// top
module top(input clk, por, reset, start_stop, mode, edit_shift, inc, output reg buzzer, output [0:6] seg,output [3:0] digit,output reg [4:0] mode_value);
reg [1:0] edit_place;
reg [5:0] seconds,minutes;
reg [4:0] hours;
reg [5:0] seconds_temp,minutes_temp;
reg [4:0] hours_temp;
reg [5:0] al_minutes;
reg [4:0] al_hours;
reg [4:0] day_temp;
reg [3:0] month_temp;
wire [3:0] ones,tens,hundreds,thousands;
parameter clock = 0;
parameter edit =1;
parameter timer =2; 
parameter stop_watch=3;
parameter alarm=4;
parameter tm_stop=0;
parameter tm_start=1;
parameter sw_stop=0;
parameter sw_start=1;
parameter alarm_off=0;
parameter alarm_on=1;
reg tm_state, tm_nstate;
reg sw_state, sw_nstate;
reg alarm_state, alarm_nstate;
reg [2:0] state, nstate;   
reg trigger;
reg sclk;
integer count;
reg[31:0] scount;
reg[31:0] a_count;
digits digits_1(clk,reset,state,seconds,minutes,hours,ones,tens,hundreds,thousands);
seven_seg seven_seg_1(clk,por,reset,state,start_stop,inc,tm_state,sw_state,alarm_state,scount,edit_place,ones,tens,hundreds,thousands,seg,digit);
 always @(posedge clk) begin
     if(por) begin
         count<=0;
         sclk<=0;
     end
     else if(count==49) begin 
         count<=0;
         sclk<=~sclk;
     end 
     else count<=count+1;
 end
 always @(posedge clk) begin
  if(por) begin
	seconds_temp<=0;
	minutes_temp<=0;
	hours_temp<=0;
	buzzer<=0;
	a_count<=0;
  end
  else begin
	if(state==edit) begin
		if(edit_place==0 || edit_place==1) begin
			if (reset==1 && scount==16) begin
				hours_temp<=hours;
				minutes_temp<=minutes;
				seconds_temp<=seconds;
			end
			else if (inc==1 && scount==16) begin
				hours_temp<=hours;
				minutes_temp<=minutes;
			end
		end
	end
	if(sclk==1'b1 && count==0) begin  
		seconds_temp<=seconds_temp + 1; 
		if(seconds_temp==59) begin 
			seconds_temp<=0;  
			minutes_temp<=minutes_temp + 1;
			if(minutes_temp==59) begin 
				minutes_temp<=0; 
				hours_temp<=hours_temp + 1; 
			   if(hours_temp==23) begin  
					hours_temp<=0; 
				end 
			end
		end     
	end
	if(hours_temp==al_hours && minutes_temp==al_minutes && alarm_state==alarm_on) begin
		if(seconds_temp==0)
			buzzer<=1;
  ...
Size: roughly 240 flip-flops, ~24 I/O pins, about 0.017 sq mm of cells after synthesis.
export LEC_CHECK = 0
export CAP_MARGIN = 20
export CORE_MARGIN = 2
export CORE_UTILIZATION = 58
export SETUP_SLACK_MARGIN = -0.42
export SLEW_MARGIN = 20
create_clock -name core_clock -period 7.0 [get_ports {clk}]
run.sh (not shown) runs the stock make flow with config.mk's settings and CLKGATE_MAP_FILE=.
Next try:
- CORE_UTILIZATION: 58 -> 40
- SETUP_SLACK_MARGIN: -0.42 -> default
- clock period: 7.0 -> 5.06 ns (I/O delays scaled with it)
=> Power came out higher by well over a third; synthesized area does not change; critical path depth came out higher by 1.
Next try:
- ABC_AREA: default -> 1
- CORE_UTILIZATION: 40 -> 72
- PLACE_DENSITY_LB_ADDON: default -> 0.2
- clock period: 5.06 -> 6.66 ns (I/O delays scaled with it)
Effect: The new run completed with no timing, DRC or antenna violations. Worst hold slack gets worse by 0.011 ns. Synthesized area rises by a little under a tenth. Routed wire length rises by roughly a tenth.
Next try:
- ABC_AREA: 1 -> default
- CORE_UTILIZATION: 72 -> 65
- PLACE_DENSITY_LB_ADDON: 0.2 -> default
- clock period: 6.66 -> 4.25 ns (I/O delays scaled with it)
Effect:
- clock-buffer cell count drops by 1
- area after synthesis drops by 6.6%
- die size climbs by 3.4%
- routed wire length drops by 12%
- setup slack is worse by 1.0 ns
- cell count drops by 19%
- hold slack is better by 0.016 ns
- non-clock buffer count climbs by 66
- first-iteration DRC count drops by 35%


top again, from the RTL that the note above started with.
export LEC_CHECK = 0
export CAP_MARGIN = 15
export CORE_MARGIN = 2
export CORE_UTILIZATION = 22
export CTS_CLUSTER_SIZE = 81
export GPL_ROUTABILITY_DRIVEN = 1
export GPL_TIMING_DRIVEN = 0
export PLACE_DENSITY_LB_ADDON = 0.05
export SETUP_SLACK_MARGIN = 1.53
export SLEW_MARGIN = 20
export TNS_END_PERCENT = 100
create_clock -name core_clock -period 5.82 [get_ports {clk}]
Rerun with:
==> flow/config.mk (replaced) <==
export PLATFORM = sky130hd
export DESIGN_NAME = top
export DESIGN_NICKNAME = top
export VERILOG_FILES = /design/flow/design.v
export SDC_FILE = /design/flow/constraint.sdc
export NUM_CORES = 4
export LEC_CHECK = 0
export CAP_MARGIN = 20
export CORE_MARGIN = 2
export CORE_UTILIZATION = 17
export SLEW_MARGIN = 20
==> flow/constraint.sdc (replaced) <==
create_clock -name core_clock -period 7.58 [get_ports {clk}]
set_input_delay 1.5160 -clock core_clock [delete_from_list [all_inputs] [get_ports {clk}]]
set_output_delay 1.5160 -clock core_clock [all_outputs]
set_load 0.01 [all_outputs]
The new run produced a clean layout.
Sequential share of layout area rose by 0.99 points.
Die area rose by a quarter to a third.
Critical path depth came out lower by 2.
Utilization fell by 7.2 points.
Clock-buffer cell count goes down by 10.
Power is lower by a quarter to a third.
Wire length falls by a quarter to a third.
Rerun with:
--- a/flow/config.mk
+++ b/flow/config.mk
@@ -8,4 +8,7 @@
 export CAP_MARGIN = 20
 export CORE_MARGIN = 2
-export CORE_UTILIZATION = 17
+export CORE_UTILIZATION = 66
+export HOLD_SLACK_MARGIN = -0.08
+export SETUP_SLACK_MARGIN = -0.42
 export SLEW_MARGIN = 20
+export TNS_END_PERCENT = 5
==> flow/constraint.sdc (replaced) <==
create_clock -name core_clock -period 7.0 [get_ports {clk}]
set_input_delay 1.4000 -clock core_clock [delete_from_list [all_inputs] [get_ports {clk}]]
set_output_delay 1.4000 -clock core_clock [all_outputs]
set_load 0.01 [all_outputs]
After rerunning: The changed run completed with no timing, DRC or antenna violations. Worst setup slack is worse by 0.62 ns. Via count is higher by 2.5%. Die size is lower by 74%.
Power and IR drop assume default switching activity.
